==> flow/design.v (excerpt) <==
module FIR_low_pass_filter(
	input clk,
	input rst,
	input [7:0]FIR_IN,
	output reg [16:0]FIR_OUT
);
Size in the first run: roughly 200 flip-flops.
==> flow/config.mk <==
export PLATFORM = sky130hd
export DESIGN_NAME = FIR_low_pass_filter
export DESIGN_NICKNAME = FIR_low_pass_filter
export VERILOG_FILES = /design/flow/design.v
export SDC_FILE = /design/flow/constraint.sdc
export NUM_CORES = 4
export LEC_CHECK = 0
export ABC_AREA = 1
export CAP_MARGIN = 20
export CORE_ASPECT_RATIO = 1.32
export CORE_MARGIN = 2
export CORE_UTILIZATION = 72
export CTS_CLUSTER_DIAMETER = 400
export SLEW_MARGIN = 20
export TNS_END_PERCENT = 50
==> flow/constraint.sdc <==
create_clock -name core_clock -period 3.71 [get_ports {clk}]
set_input_delay 0.7420 -clock core_clock [delete_from_list [all_inputs] [get_ports {clk}]]
set_output_delay 0.7420 -clock core_clock [all_outputs]
set_load 0.01 [all_outputs]
run.sh (not shown) runs the stock make flow with config.mk's settings and CLKGATE_MAP_FILE=.
The baseline finished but failed the layout checks on negative setup slack.
Change:
- CORE_ASPECT_RATIO: 1.32 -> unset
- CTS_CLUSTER_DIAMETER: 400 -> unset
- PLACE_DENSITY_LB_ADDON: unset -> 0.19
- SETUP_SLACK_MARGIN: unset -> 1.14
- TNS_END_PERCENT: 50 -> unset
- clock period: 3.71 -> 3.84 ns (I/O delays scaled with it)
The new run reached the layout checks and failed them: negative setup slack; fmax decreases by about 10%; cell count increases by about 2.4%; sequential share of layout area decreases by 3.7 points; final area increases by about 15%; global-route usage increases by 7.2 points; synthesized area is unchanged.

* * *

== run A ==
FIR_low_pass_filter again, from the RTL that the note above started with.
make LEC_CHECK=0 ABC_AREA=0 CAP_MARGIN=20 CORE_ASPECT_RATIO=1.94 CORE_MARGIN=2 CORE_UTILIZATION=40 CTS_CLUSTER_DIAMETER=323 CTS_CLUSTER_SIZE=98 PLACE_DENSITY_LB_ADDON=0.27 SLEW_MARGIN=0 finish   # period 7.0 ns
Run A reached the end of the flow, and the finished layout is clean on the timing, DRC and antenna checks.
Modified inputs, run B compared to run A
Settings: a deleted ABC_AREA that had been 0; a deleted CORE_ASPECT_RATIO that had been 1.94; a deleted CTS_CLUSTER_SIZE that had been 98; a deleted PLACE_DENSITY_LB_ADDON that had been 0.27; a deleted CTS_CLUSTER_DIAMETER that had been 323; a change of SLEW_MARGIN from 0 to 20.
## What came out
Run A → run B: total die size closely matched the old numbers. Run B against run A: cell area after placement has remained practically unchanged; overall routing resource usage has decreased; routed wire length has decreased; post-route fraction of the period consumed by the critical path has decreased. Max core utilization of the finished layout across run B and run A: run B. On maximum clock rate, run B tracks run A almost exactly. Looking at run B and run A, the clock insertion delay at the later pin of the skew report is a wash.
Modified inputs, run C compared to run B
Settings: CTS_CLUSTER_DIAMETER now 391, previously not set; CORE_UTILIZATION now 72, was 40; CTS_CLUSTER_SIZE now 98, previously not set.
### Flow results
- Each of the runs, namely run B and run C, reached the end of the flow and came out clean.
- Final clock period utilization by the worst path (run C over run B): increase, 1.3 points
- Height of the die in run C vs run B: down 49 microns
- Compared with run B, in run C detailed-routed wire length on met2 grew by about 6%.
- Run C vs. run B: met3 track demand over resource in global routing went up by 3.4 points.
- Looking only at worst hold slack, and setting everything else aside, the higher value of run B and run C goes to run C.
- Between run C and run B, the detailed placer's ending HPWL does not differ in any meaningful way.
- Re routed wire length: run C is 1.2% up on run B.

* * *

Setup of lane 1:
Starting RTL as in the previous note.
make LEC_CHECK=0 ABC_AREA=0 CAP_MARGIN=15 CELL_PAD_IN_SITES_DETAIL_PLACEMENT=1 CELL_PAD_IN_SITES_GLOBAL_PLACEMENT=2 CORE_ASPECT_RATIO=1.61 CORE_MARGIN=9 CORE_UTILIZATION=40 CTS_CLUSTER_DIAMETER=203 CTS_CLUSTER_SIZE=32 GPL_ROUTABILITY_DRIVEN=1 HOLD_SLACK_MARGIN=0.18 MAX_ROUTING_LAYER=met4 MIN_ROUTING_LAYER=met2 PLACE_DENSITY_LB_ADDON=0.14 SETUP_SLACK_MARGIN=0.55 SLEW_MARGIN=40 TNS_END_PERCENT=15 finish   # period 4.02 ns
Although lane 1 finished all stages, its layout failed final checks on negative setup slack.
Modified inputs, lane 2 compared to lane 1
- GPL_ROUTABILITY_DRIVEN removed (was 1)
- MAX_ROUTING_LAYER removed (was met4)
- CELL_PAD_IN_SITES_DETAIL_PLACEMENT removed (was 1)
- MIN_ROUTING_LAYER removed (was met2)
- CTS_CLUSTER_SIZE removed (was 32)
- CORE_ASPECT_RATIO removed (was 1.61)
- CELL_PAD_IN_SITES_GLOBAL_PLACEMENT removed (was 2)
- SETUP_SLACK_MARGIN removed (was 0.55)
- ABC_AREA removed (was 0)
- PLACE_DENSITY_LB_ADDON removed (was 0.14)
- CTS_CLUSTER_DIAMETER removed (was 203)
- TNS_END_PERCENT removed (was 15)
- CORE_UTILIZATION changed from 40 to 72
- HOLD_SLACK_MARGIN removed (was 0.18)
- SLEW_MARGIN changed from 40 to 20
- CAP_MARGIN changed from 15 to 20
- CORE_MARGIN changed from 9 to 2
- the clock period (ns, I/O delays scaled along) changed from 4.02 to 3.05
Findings:
- Not one of lane 1 and lane 2 finished clean.
- Placement-stage cell area (lower): lane 1
- Looking at number of global-route vias before repair across lane 1 and lane 2, the one that comes out lower is lane 2.
- Going from lane 1 to lane 2, area added between synthesis and finish grows by 15 points.
- Delta(number of detailed-route iterations in the first pass, lane 2 - lane 1) > 0
- Lane 2 ends up with higher initial core utilization than lane 1 does.
- Summary of lane 2 over lane 1: final critical-path share of the clock period up 50 points, clock sink total flat.
Edits applied to the flow inputs when going from lane 2 to lane 3:
- CORE_UTILIZATION: 72 -> 51
- the clock period (ns, I/O delays scaled along): 3.05 -> 4.56
## What came out
Lane 3 finished all stages; the layout is clean. Finished, but not clean: lane 2, with negative setup slack. Relative to lane 2, lane 3 degrades area of the die. Diff lane 2 -> lane 3 | number of post-CTS setup repair buffers | decrease of 39. Going from lane 2 to lane 3, via count lost 34%; count of buffers inserted at the top-level ports neither gained nor lost much; minimum hold slack picked up an extra 0.26 ns; critical path depth picked up an extra 2. Lane 3 vs lane 2: maximum clock rate up. On post-detailed-routing wire length, lane 3 does better than lane 2.
[inputs] lane 4 vs lane 3
- swapping 51 for 40 in CORE_UTILIZATION
## What came out
- Taking lane 3 as the reference, in lane 4 number of filler instances in the final layout now sits higher, design area now sits at about the same level, cell count now sits higher, maximum number of pins on one net before global-route repair now sits lower.
- The higher register-to-register slack of lane 3 and lane 4 is in lane 4.
- First-pass GRT wire length for lane 4 is lower than for lane 3.
- On sequential share of layout area, lane 3 and lane 4 are neck and neck.
- Measured against each other, lane 3 and lane 4 differ in part of the cycle the worst path needs, the lower figure coming from lane 4.
- Delta (lane 4 minus lane 3): number of antenna violations at the first check in global routing dropped 1.
The following lists how lane 5 was set up differently from lane 4:
- a change of CORE_UTILIZATION from 40 to 72
- an added ABC_AREA of 1
- a change of the clock period (ns, I/O delays scaled along) from 4.56 to 5.39
Findings:
In lane 5 the transition at the pin with the smallest max-transition slack turned out 0.14 ns lower than in lane 4. Against lane 4, post-detailed-routing wire length in lane 5 rose by more than 10%. In the metrics for lane 5 and lane 4, the one carrying the higher clock period minus worst slack is lane 4. Lane 5 ends up with a portion of the clock cycle consumed by the worst path in the final layout that is 23 points lower than in lane 4. Per the comparison of lane 5 with lane 4, post-route worst setup slack rose by 1.26 ns. Critical path depth: lane 5 and lane 4 compared, higher one is lane 4. Length of routed wiring on met1 is higher on lane 5. Lane 5 | stages: all done | timing, DRC, antenna: all pass. Diff lane 4 -> lane 5 | cell area | up by a few percent.
